Setup of alpha:
## AudDSP
module AudDSP (
    input i_rst_n,
    input i_clk,
    input i_start,  
    input i_pause,  
    input [2:0] i_speed,
    input i_is_slow,
    input i_slow_mode,
    input i_daclrck,                
    input signed [15:0] i_sram_data,
    input [19:0] i_sram_stop_addr,  
    output signed [15:0] o_dac_data,
    output o_en,                    
    output o_is_pause,
    output [19:0] o_sram_addr
);
clock: 117.0 ns
lec_check: 0
abc_area: 1
cap_margin: 0
cell_pad_in_sites_detail_placement: 2
cell_pad_in_sites_global_placement: 1
core_aspect_ratio: 0.58
core_margin: 6
core_utilization: 40
cts_cluster_diameter: 308
cts_cluster_size: 58
gpl_routability_driven: 1
gpl_timing_driven: 0
max_routing_layer: met4
setup_slack_margin: 5.0
slew_margin: 0
tns_end_percent: 45
run.sh (not shown) runs the stock make flow with config.mk's settings and CLKGATE_MAP_FILE=.
For alpha, the flow was terminated by a tool error in detailed placement and produced no final design.
What beta does differently from alpha at the input level:
- SETUP_SLACK_MARGIN no longer set, was 5.0
- CORE_MARGIN now 2, was 6
- ABC_AREA no longer set, was 1
- CTS_CLUSTER_SIZE no longer set, was 58
- CELL_PAD_IN_SITES_GLOBAL_PLACEMENT no longer set, was 1
- TNS_END_PERCENT no longer set, was 45
- GPL_ROUTABILITY_DRIVEN no longer set, was 1
- GPL_TIMING_DRIVEN no longer set, was 0
- SLEW_MARGIN now 20, was 0
- MAX_ROUTING_LAYER no longer set, was met4
- CELL_PAD_IN_SITES_DETAIL_PLACEMENT no longer set, was 2
- CORE_ASPECT_RATIO no longer set, was 0.58
- CTS_CLUSTER_DIAMETER no longer set, was 308
- CAP_MARGIN now 20, was 0
- the clock period (ns, I/O delays scaled along) now 87.7, was 117.0
### Flow results
- alpha failed in detailed placement with DPL-0033.
- beta: PASS, flow complete, no timing, DRC or antenna violations
- beta: sequential element share of the synthesized area is 1.2 points higher than what alpha reported.
- Diff alpha -> beta | yosys synthesis chip area | down by more than 10%
- The share of synthesized cell area in full adder, half adder and majority cells in beta was higher than what alpha gave.
- Looking at placeable core area across alpha and beta, the one that comes out higher is alpha.
- Against alpha, post-synthesis instance area in beta fell by more than 10%.
- Compared with alpha, beta shows a higher die height.
- Of alpha and beta, alpha shows the lower aoi/oai-family share of the synthesized area, with beta above it.
## Diff of input files: gamma against beta
- CORE_UTILIZATION changed from 40 to 65
- TNS_END_PERCENT newly set to 30
- ABC_AREA newly set to 1
- the clock period (ns, I/O delays scaled along) changed from 87.7 to 50.6
Results
Of beta and gamma, the higher area fraction in compound gates belongs to beta.
Going from beta to gamma, number of antenna violations at the first check in global routing saw little to no change; quantity of gates resized following cts saw an increase; met3 layer usage reported by global route saw an increase; total wire length saw an increase.
Modified inputs, delta compared to gamma
- TNS_END_PERCENT: 30 -> unset
- ABC_AREA: 1 -> unset
- CORE_UTILIZATION: 65 -> 40
- the clock period (ns, I/O delays scaled along): 50.6 -> 100.0
==> results <==
Compared with gamma, delta supports a lower clock frequency. The origin of the worst setup path comes out speed_r[1]$_DFF_PN0_ in one run and speed_r[0]$_DFF_PN0_ in the other, namely in delta and gamma respectively. Re synthesized cell count: gamma and delta aren't equal, and the lower value belongs to delta. | layout net count | delta vs gamma | 2273 lower |.
Inputs modified between delta and epsilon:
- an added CTS_CLUSTER_DIAMETER of 379
- an added CELL_PAD_IN_SITES_GLOBAL_PLACEMENT of 2
- an added TNS_END_PERCENT of 45
- an added GPL_ROUTABILITY_DRIVEN of 0
- a change of SLEW_MARGIN from 20 to 35
- an added CELL_PAD_IN_SITES_DETAIL_PLACEMENT of 2
Findings:
- ~same count of nets after finishing in epsilon and delta
- Wire length of the first global-routing pass | epsilon above delta
- epsilon against delta: violation tally from detailed-route iteration zero went down, total via count after detailed routing went up.


Starting RTL as in the previous note.
clock: 132.0 ns
lec_check: 0
cap_margin: 20
cell_pad_in_sites_global_placement: 3
core_aspect_ratio: 1.72
core_margin: 3
core_utilization: 57
cts_cluster_diameter: 363
max_routing_layer: met4
min_routing_layer: met2
place_density_lb_addon: 0.09
setup_slack_margin: -2.0
slew_margin: 20
The baseline ended with an error in global placement without I/O (3_1_place_gp_skip_io).
Rerun with:
ABC_AREA = 1   (was not set)
CELL_PAD_IN_SITES_GLOBAL_PLACEMENT = not set   (was 3)
CORE_ASPECT_RATIO = not set   (was 1.72)
CORE_MARGIN = 2   (was 3)
CORE_UTILIZATION = 53   (was 57)
CTS_CLUSTER_DIAMETER = 397   (was 363)
CTS_CLUSTER_SIZE = 98   (was not set)
MAX_ROUTING_LAYER = not set   (was met4)
MIN_ROUTING_LAYER = not set   (was met2)
PLACE_DENSITY_LB_ADDON = not set   (was 0.09)
SETUP_SLACK_MARGIN = not set   (was -2.0)
clock period = 53.8 ns   (was 132.0 ns; I/O delays follow)
Effect: Now the flow finished clean; synthesized area rose by 20%; synthesized cell count rose by 52%; die area rose by 26%.
Rerun with:
ABC_AREA = not set   (was 1)
CORE_UTILIZATION = 45   (was 53)
CTS_CLUSTER_DIAMETER = not set   (was 397)
CTS_CLUSTER_SIZE = not set   (was 98)
clock period = 48.7 ns   (was 53.8 ns; I/O delays follow)
The changed run ran to the end with violations: setup timing.
Worst hold slack loses 0.0085 ns.
Maximum frequency drops by about 20%.
Die size drops by 1.5%.
Synthesized cell count drops by 34%.
Final cell count drops by 2.8%.
Cell area climbs by about 30%.
Setup slack loses 18 ns.
Rerun with:
ABC_AREA = 1   (was not set)
CAP_MARGIN = 0   (was 20)
CORE_ASPECT_RATIO = 0.86   (was not set)
CORE_UTILIZATION = 72   (was 45)
CTS_CLUSTER_DIAMETER = 351   (was not set)
CTS_CLUSTER_SIZE = 49   (was not set)
GPL_TIMING_DRIVEN = 1   (was not set)
HOLD_SLACK_MARGIN = -0.09   (was not set)
MAX_ROUTING_LAYER = met4   (was not set)
PLACE_DENSITY_LB_ADDON = 0.01   (was not set)
SETUP_SLACK_MARGIN = 2.18   (was not set)
TNS_END_PERCENT = 35   (was not set)
The new run failed in global routing (5_1_grt) (GRT-0232).
Synthesized cell count came out higher by well over a third.
Synthesized area is higher by about a fifth.
Die size went down by a quarter to a third.
Rerun with:
CAP_MARGIN = 20   (was 0)
CORE_ASPECT_RATIO = not set   (was 0.86)
CTS_CLUSTER_DIAMETER = 257   (was 351)
CTS_CLUSTER_SIZE = 100   (was 49)
GPL_TIMING_DRIVEN = not set   (was 1)
HOLD_SLACK_MARGIN = not set   (was -0.09)
MAX_ROUTING_LAYER = not set   (was met4)
PLACE_DENSITY = 0.42   (was not set)
PLACE_DENSITY_LB_ADDON = not set   (was 0.01)
SETUP_SLACK_MARGIN = 5.0   (was 2.18)
TNS_END_PERCENT = 30   (was 35)
- The new run aborted during global routing (5_1_grt) (GRT-0232)
- die size barely changes
- synthesized cell count is unchanged
- area after synthesis stays the same


AudDSP again, from the RTL that the note above started with.
==> flow/config.mk <==
export PLATFORM = sky130hd
export DESIGN_NAME = AudDSP
export DESIGN_NICKNAME = AudDSP
export VERILOG_FILES = /design/flow/design.v
export SDC_FILE = /design/flow/constraint.sdc
export NUM_CORES = 4
export LEC_CHECK = 0
export ABC_AREA = 1
export CAP_MARGIN = 20
export CORE_ASPECT_RATIO = 0.56
export CORE_MARGIN = 2
export CORE_UTILIZATION = 72
export CTS_CLUSTER_DIAMETER = 254
export CTS_CLUSTER_SIZE = 40
export MAX_ROUTING_LAYER = met4
export PLACE_DENSITY_LB_ADDON = 0.2
export SLEW_MARGIN = 20
==> flow/constraint.sdc <==
create_clock -name core_clock -period 48.7 [get_ports {i_clk}]
set_input_delay 9.7400 -clock core_clock [delete_from_list [all_inputs] [get_ports {i_clk}]]
set_output_delay 9.7400 -clock core_clock [all_outputs]
set_load 0.01 [all_outputs]
The first run failed in 5_1_grt (GRT-0232).
Next try:
CORE_ASPECT_RATIO = default   (was 0.56)
CORE_UTILIZATION = 70   (was 72)
CTS_CLUSTER_DIAMETER = 375   (was 254)
CTS_CLUSTER_SIZE = 49   (was 40)
PLACE_DENSITY_LB_ADDON = default   (was 0.2)
This time the run completed with no timing, DRC or antenna violations; die size is higher by 2.6%; area after synthesis stays the same; synthesized cell count stays the same.


AudDSP again, from the RTL that the note above started with.
make LEC_CHECK=0 ABC_AREA=1 CAP_MARGIN=20 CORE_MARGIN=2 CORE_UTILIZATION=58 CTS_CLUSTER_DIAMETER=376 CTS_CLUSTER_SIZE=100 SLEW_MARGIN=20 TNS_END_PERCENT=5 finish   # period 48.9 ns
The baseline completed with no timing, DRC or antenna violations.
Rerun with:
- CORE_UTILIZATION: 58 -> 64
- TNS_END_PERCENT: 5 -> default
- clock period: 48.9 -> 67.0 ns (I/O delays scaled with it)
Worst setup slack improved by 3500 ps.
Die size fell by 9.2%.
Via count fell by about 2.5%.
Area after synthesis is unchanged.
Register-to-register slack improved by 3500 ps.
Cell area fell by about 10%.
Clock skew hardly moves.
Rerun with:
- CORE_UTILIZATION: 64 -> 42
- CTS_CLUSTER_DIAMETER: 376 -> default
- CTS_CLUSTER_SIZE: 100 -> default
- clock period: 67.0 -> 53.8 ns (I/O delays scaled with it)
Result: Clock-buffer cell count does not change; global-route usage is lower by 11 points; routed wire length is higher by a few percent; die area is higher by well over a third; clock skew is higher by 4.8 ps; worst setup slack got worse by 2400 ps; via count is lower slightly.
Rerun with:
- CORE_UTILIZATION: 42 -> 52
- clock period: 53.8 -> 67.0 ns (I/O delays scaled with it)
Result: Global-route usage came out higher by 5.2 points; area after synthesis does not change; count of clock-buffer cells in the layout is unchanged; fmax came out lower by 18%; setup slack gets better by 2500 ps.


The RTL this note starts from:
==> flow/design.v <==
module AudDSP (
    input i_rst_n,
    input i_clk,
    input i_start,  
    input i_pause,  
    input [2:0] i_speed,
    input i_is_slow,
    input i_slow_mode,
    input i_daclrck,                
    input signed [15:0] i_sram_data,
    input [19:0] i_sram_stop_addr,  
    output signed [15:0] o_dac_data,
    output o_en,                    
    output o_is_pause,
    output [19:0] o_sram_addr
);
    localparam S_IDLE = 0;
    localparam S_PAUSE = 1;
    localparam S_PLAY = 2;
    localparam S_EMPTY = 3;
    reg [2:0] state_r, state_w;
    reg is_pause_r, is_pause_w;
    reg is_slow_r, is_slow_w;
    reg slow_mode_r, slow_mode_w;
    reg [2:0] speed_r, speed_w;
    reg [3:0] slow_counter_r, slow_counter_w;
    reg [1:0] get_data_counter_r, get_data_counter_w;
    reg [19:0] addr_r, addr_w;
    reg signed [15:0] sram_data_r, sram_data_w, sram_data_next_r, sram_data_next_w;
    reg [15:0] o_data_r, o_data_w;
    assign o_en = !i_daclrck;
    assign o_dac_data = o_data_r;
    assign o_sram_addr = addr_r;
    assign o_is_pause = is_pause_r;
    always @(*) begin
        state_w = state_r;
        case(state_r)
            S_IDLE: begin
                if(i_start)         state_w = S_PAUSE;
                else                state_w = S_IDLE;
            end
            S_PAUSE: begin
                if(!is_pause_r)     state_w = S_PLAY;
                else                state_w = S_PAUSE;
            end
            S_PLAY: begin
                if(is_pause_r)      state_w = S_PAUSE;
                else begin
                    if(!i_daclrck)  state_w = S_EMPTY;
                    else            state_w = S_PLAY;
                end
            end
            S_EMPTY: begin
                if(is_pause_r)      state_w = S_PAUSE;
                else begin
                    if(!i_daclrck)  state_w = S_EMPTY;
                    else            state_w = S_PLAY;
                end
            end
        endcase
    end
    always @(*) begin
        slow_counter_w = slow_counter_r;
        case(state_r)
            S_IDLE:     slow_counter_w = 0;
            S_PAUSE:    slow_counter_w = 0;
            S_PLAY: begin
                if(is_slow_r && !is_pause_r && i_daclrck) begin
                    if(slow_counter_r == speed_r)   slow_counter_w = 0;
                    else                            slow_counter_w = slow_counter_r + 1;
                end
            end
        endcase
    end
    always @(*) begin
        get_data_counter_w = get_data_counter_r;
        case(state_r)
            S_IDLE:     get_data_counter_w = 0;
            S_PAUSE:    get_data_counter_w = 0;
            S_PLAY: begin
                if(get_data_counter_r < 3)  get_data_counter_w = get_data_counter_r + 1;
            end
            S_EMPTY:    get_data_counter_w = 0;
        endcase
    end
    always @(*) begin
        is_pause_w = is_pause_r;
        case(state_r)
            S_IDLE:                 is_pause_w = 1;
            S_PAUSE: if(i_pause)    is_pause_w = 0;
            S_PLAY:  if(i_pause)    is_pause_w = 1;
            S_EMPTY: if(i_pause)    is_pause_w = 1;
        endcase
    end
    always @(*) begin
        is_slow_w = is_slow_r;
        slow_mode_w = slow_mode_r;
        speed_w = speed_r;
        case(state_r)
            S_IDLE: begin
                is_slow_w = 0;
                slow_mode_w = 0;
                speed_w = 0;
            end
            S_PAUSE: begin
                is_slow_w = i_is_slow;
                slow_mode_w = i_slow_mode;
                speed_w = i_speed;
            end
            S_PLAY: begin
                is_slow_w = is_slow_r;
                slow_mode_w = slow_mode_r;
                speed_w = speed_r;
            end
            S_EMPTY: begin
                is_slow_w = i_is_slow;
                slow_mode_w = i_slow_mode;
                speed_w = i_speed;
            end
        endcase
    end
    reg [20:0] temp_addr;      
    always @(*) begin
        addr_w = addr_r;
        temp_addr = addr_r;
        case(state_r)
            S_IDLE:     temp_addr = 0;
            S_PLAY: begin
                if(get_data_counter_r == 0) begin
                    if(is_slow_r) begin
                        if(slow_counter_r == 0)     temp_addr = addr_r + 1;
                    end
                    else                            temp_addr = addr_r + speed_r + 1;
                end
            end
        endcase
        if(temp_addr > i_sram_stop_addr)    addr_w = 0;
        else                                addr_w = temp_addr;
    end
    always @(*) begin
        sram_data_w = sram_data_r;
        sram_data_next_w = sram_data_next_r;
        case(state_r)
            S_IDLE: begin
                sram_data_w = 0;
                sram_data_next_w = 0;
            end
            S_PAUSE: begin
                sram_data_next_w = i_sram_data;
            end
            S_PLAY: begin
                if(get_data_counter_r == 2) begin
                    if(is_slow_r)begin           
                        if(slow_counter_r == 0) begin
                            sram_data_w = sram_data_next_r;
                            sram_data_next_w = i_sram_data;
                        end
                    end
                    else begin                   
                        sram_data_w = sram_data_next_r;
                        sram_data_next_w = i_sram_data;
                    end
                end
            end
        endcase
    end
    reg signed [16:0] diff;
    reg signed [20:0] diff_counter_prod;
    reg signed [20:0] diff_counter_prod_div_speed;
    always @(*) begin
        o_data_w = o_data_r;
        diff = 0;
        diff_counter_prod = 0;
        diff_counter_prod_div_speed = 0;
        case(state_r)
            S_IDLE: o_data_w = 0;
            S_PLAY: begin
                if(get_data_counter_r == 3) begin
                    if(is_slow_r) begin
                        if(slow_mode_r) begin
                            diff = $signed(sram_data_next_r) - $signed(sram_data_r);
                            diff_counter_prod = $signed(diff) * $signed({1'b0, slow_counter_r});
                            diff_counter_prod_div_speed = $signed($signed(diff_counter_prod) / $signed({1'b0, speed_r + 1}));
                            o_data_w = $signed($signed(sram_data_r) + $signed(diff_counter_prod_div_speed));
                        end
                        else o_data_w = sram_data_r;
                    end
                    else o_data_w = sram_data_r;
                end
            end
        endcase
    end
    always_ff @(posedge i_clk or negedge i_rst_n) begin
        if(!i_rst_n) begin
            state_r <= S_IDLE;
            is_pause_r <= 1;
            addr_r <= 0;
            speed_r <= 0;
            o_data_r <= 0;
            is_slow_r <= 0;
            slow_mode_r <= 0;
            sram_data_r <= 0;
            slow_counter_r <= 0;
            sram_data_next_r <= 0;
            get_data_counter_r <= 0;
        end
        else begin
            state_r <= state_w;
            is_pause_r <= is_pause_w;
            addr_r <= addr_w;
            speed_r <= i_speed;
            o_data_r <= o_data_w;
            is_slow_r <= i_is_slow;
            slow_mode_r <= i_slow_mode;
            sram_data_r <= sram_data_w;
            slow_counter_r <= slow_counter_w;
            sram_data_next_r <= sram_data_next_w;
            get_data_counter_r <= get_data_counter_w;
        end
    end
endmodule
Settings: LEC_CHECK=0, ABC_AREA=1, CAP_MARGIN=20, CORE_MARGIN=2, CORE_UTILIZATION=63, CTS_CLUSTER_DIAMETER=372, CTS_CLUSTER_SIZE=98, SLEW_MARGIN=20; clock period 53.8 ns.
==> next run, changes <==
- ABC_AREA: 1 -> not set
- CORE_UTILIZATION: 63 -> 65
- CTS_CLUSTER_DIAMETER: 372 -> not set
- CTS_CLUSTER_SIZE: 98 -> not set
- clock period: 53.8 -> 87.7 ns (I/O delays scaled with it)
Outcome: Core utilization came out higher by 0.64 points. Maximum frequency drops by well over a third. Non-clock buffer count shrinks by 143. First-iteration DRC count goes up by about a fifth.
==> next run, changes <==
- ABC_AREA: not set -> 1
- CORE_UTILIZATION: 65 -> 70
- CTS_CLUSTER_DIAMETER: not set -> 228
- HOLD_SLACK_MARGIN: not set -> -0.09
- clock period: 87.7 -> 45.6 ns (I/O delays scaled with it)
Result: With this change the flow finished but failed the layout checks on setup timing. Sequential cell count is unchanged. Die area went up by 11%. Cell count went up by 57%. Utilization went up by 15 points. Wire length went up by 39%. Count of clock-buffer cells in the layout went up by 1. Cell area went up by 37%. Synthesized area went up by 20%. Setup slack gets worse by 7500 ps. Worst hold slack gets better by 22 ps.
==> next run, changes <==
- CORE_UTILIZATION: 70 -> 52
- CTS_CLUSTER_DIAMETER: 228 -> not set
- CTS_CLUSTER_SIZE: not set -> 97
- HOLD_SLACK_MARGIN: -0.09 -> not set
- TNS_END_PERCENT: not set -> 20
- clock period: 45.6 -> 53.8 ns (I/O delays scaled with it)
With this change the flow finished clean.
First-iteration DRC count shrinks by 52%.
Via count is lower by 14%.
Setup slack gains 6100 ps.
Final area shrinks by 9.2%.
Flip-flop count is unchanged.
Non-clock buffer count fell by 253.
Die area came out higher by 34%.
Cell count is about the same.
Core utilization falls by 27 points.
